## cordic_rotation_top
module cordic_rotation_top#(parameter data_width=16,cordic_steps=16,angle_width=20)(
    input clk,
    input nreset,
    input enable,
    input signed [data_width-1:0] x_vec_in,
    input signed [data_width-1:0] y_vec_in,
    input [angle_width-1:0] target_angle,
    output wire signed  [data_width-1:0] x_vec_out,
    output wire signed  [data_width-1:0] y_vec_out,
    output reg done
    );
==> flow/config.mk <==
export PLATFORM = sky130hd
export DESIGN_NAME = cordic_rotation_top
export DESIGN_NICKNAME = cordic_rotation_top
export VERILOG_FILES = /design/flow/design.v
export SDC_FILE = /design/flow/constraint.sdc
export NUM_CORES = 4
export LEC_CHECK = 0
export CAP_MARGIN = 20
export CORE_MARGIN = 2
export CORE_UTILIZATION = 72
export CTS_CLUSTER_DIAMETER = 374
export PLACE_DENSITY = 0.6
export SLEW_MARGIN = 20
export TNS_END_PERCENT = 5
==> flow/constraint.sdc <==
create_clock -name core_clock -period 5.07 [get_ports {clk}]
set_input_delay 1.0140 -clock core_clock [delete_from_list [all_inputs] [get_ports {clk}]]
set_output_delay 1.0140 -clock core_clock [all_outputs]
set_load 0.01 [all_outputs]
run.sh (not shown) runs the stock make flow with config.mk's settings and CLKGATE_MAP_FILE=.
The starting point produced a layout that fails on setup timing.
Rerun with:
--- a/flow/config.mk
+++ b/flow/config.mk
@@ -10,5 +10,4 @@
 export CORE_UTILIZATION = 72
-export CTS_CLUSTER_DIAMETER = 374
-export PLACE_DENSITY = 0.6
+export PLACE_DENSITY_LB_ADDON = 0.21
+export SETUP_SLACK_MARGIN = 1.5
 export SLEW_MARGIN = 20
-export TNS_END_PERCENT = 5
The changed run finished but failed the layout checks on capacitance limit, slew limit, setup timing.
Total power fell by 0.37%.
Die size stays the same.
Wire length rose by 23%.
Global-route usage rose by 1.0 points.
Synthesized cell count is unchanged.
Worst hold slack got worse by 0.013 ns.
Register-to-register slack got worse by 1.4 ns.
Setup slack got worse by 1.4 ns.
Cell count rose by 1.2%.
Clock-buffer cell count rose by 16.
Sequential share of layout area fell by 1.3 points.
Rerun with:
--- a/flow/config.mk
+++ b/flow/config.mk
@@ -9,5 +9,4 @@
 export CORE_MARGIN = 2
-export CORE_UTILIZATION = 72
-export PLACE_DENSITY_LB_ADDON = 0.21
-export SETUP_SLACK_MARGIN = 1.5
+export CORE_UTILIZATION = 70
+export PLACE_DENSITY = 0.6
 export SLEW_MARGIN = 20
The changed run completed, yet does not pass: setup timing.
Via count decreases by 10%.
Power fell by 2.0%.
Sequential power hardly moves.
Global-route usage falls by 3.0 points.
Routed wire length falls by about 20%.
Count of clock-buffer cells in the layout climbs by 7.
Rerun with:
--- a/flow/config.mk
+++ b/flow/config.mk
@@ -9,4 +9,4 @@
 export CORE_MARGIN = 2
-export CORE_UTILIZATION = 70
-export PLACE_DENSITY = 0.6
+export CORE_UTILIZATION = 64
+export SETUP_SLACK_MARGIN = 1.16
 export SLEW_MARGIN = 20
==> flow/constraint.sdc (replaced) <==
create_clock -name core_clock -period 4.4 [get_ports {clk}]
set_input_delay 0.8800 -clock core_clock [delete_from_list [all_inputs] [get_ports {clk}]]
set_output_delay 0.8800 -clock core_clock [all_outputs]
set_load 0.01 [all_outputs]
Outcome: The new run ran to the end with violations: setup timing. Routed wire length rose by about 15%. Via count rose by 9.4%. Total power rose by about 17%. Cell count rose by 11%. Non-clock buffer count rose by 1007.
Rerun with:
--- a/flow/config.mk
+++ b/flow/config.mk
@@ -9,4 +9,4 @@
 export CORE_MARGIN = 2
-export CORE_UTILIZATION = 64
-export SETUP_SLACK_MARGIN = 1.16
+export CORE_UTILIZATION = 54
+export PLACE_DENSITY = 0.6
 export SLEW_MARGIN = 20
==> flow/constraint.sdc (replaced) <==
create_clock -name core_clock -period 5.86 [get_ports {clk}]
set_input_delay 1.1720 -clock core_clock [delete_from_list [all_inputs] [get_ports {clk}]]
set_output_delay 1.1720 -clock core_clock [all_outputs]
set_load 0.01 [all_outputs]
After rerunning:
- The new run ran to the end with no violations
- worst setup slack improves by 1.1 ns
- critical path depth went down by 3
- routed wire length went down by 21%
- via count went down by 17%
Rerun with:
--- a/flow/config.mk
+++ b/flow/config.mk
@@ -9,4 +9,5 @@
 export CORE_MARGIN = 2
-export CORE_UTILIZATION = 54
-export PLACE_DENSITY = 0.6
+export CORE_UTILIZATION = 72
+export CTS_CLUSTER_DIAMETER = 52
+export SETUP_SLACK_MARGIN = 1.16
 export SLEW_MARGIN = 20
==> flow/constraint.sdc (replaced) <==
create_clock -name core_clock -period 5.72 [get_ports {clk}]
set_input_delay 1.1440 -clock core_clock [delete_from_list [all_inputs] [get_ports {clk}]]
set_output_delay 1.1440 -clock core_clock [all_outputs]
set_load 0.01 [all_outputs]
What happened:
- power rises by 5.0%
- area after synthesis is unchanged
- cell area rises by 6.5%
- first-iteration DRC count rises by 46%
- worst hold slack degrades by 0.013 ns
Power is estimated from default activity; no workload was simulated.
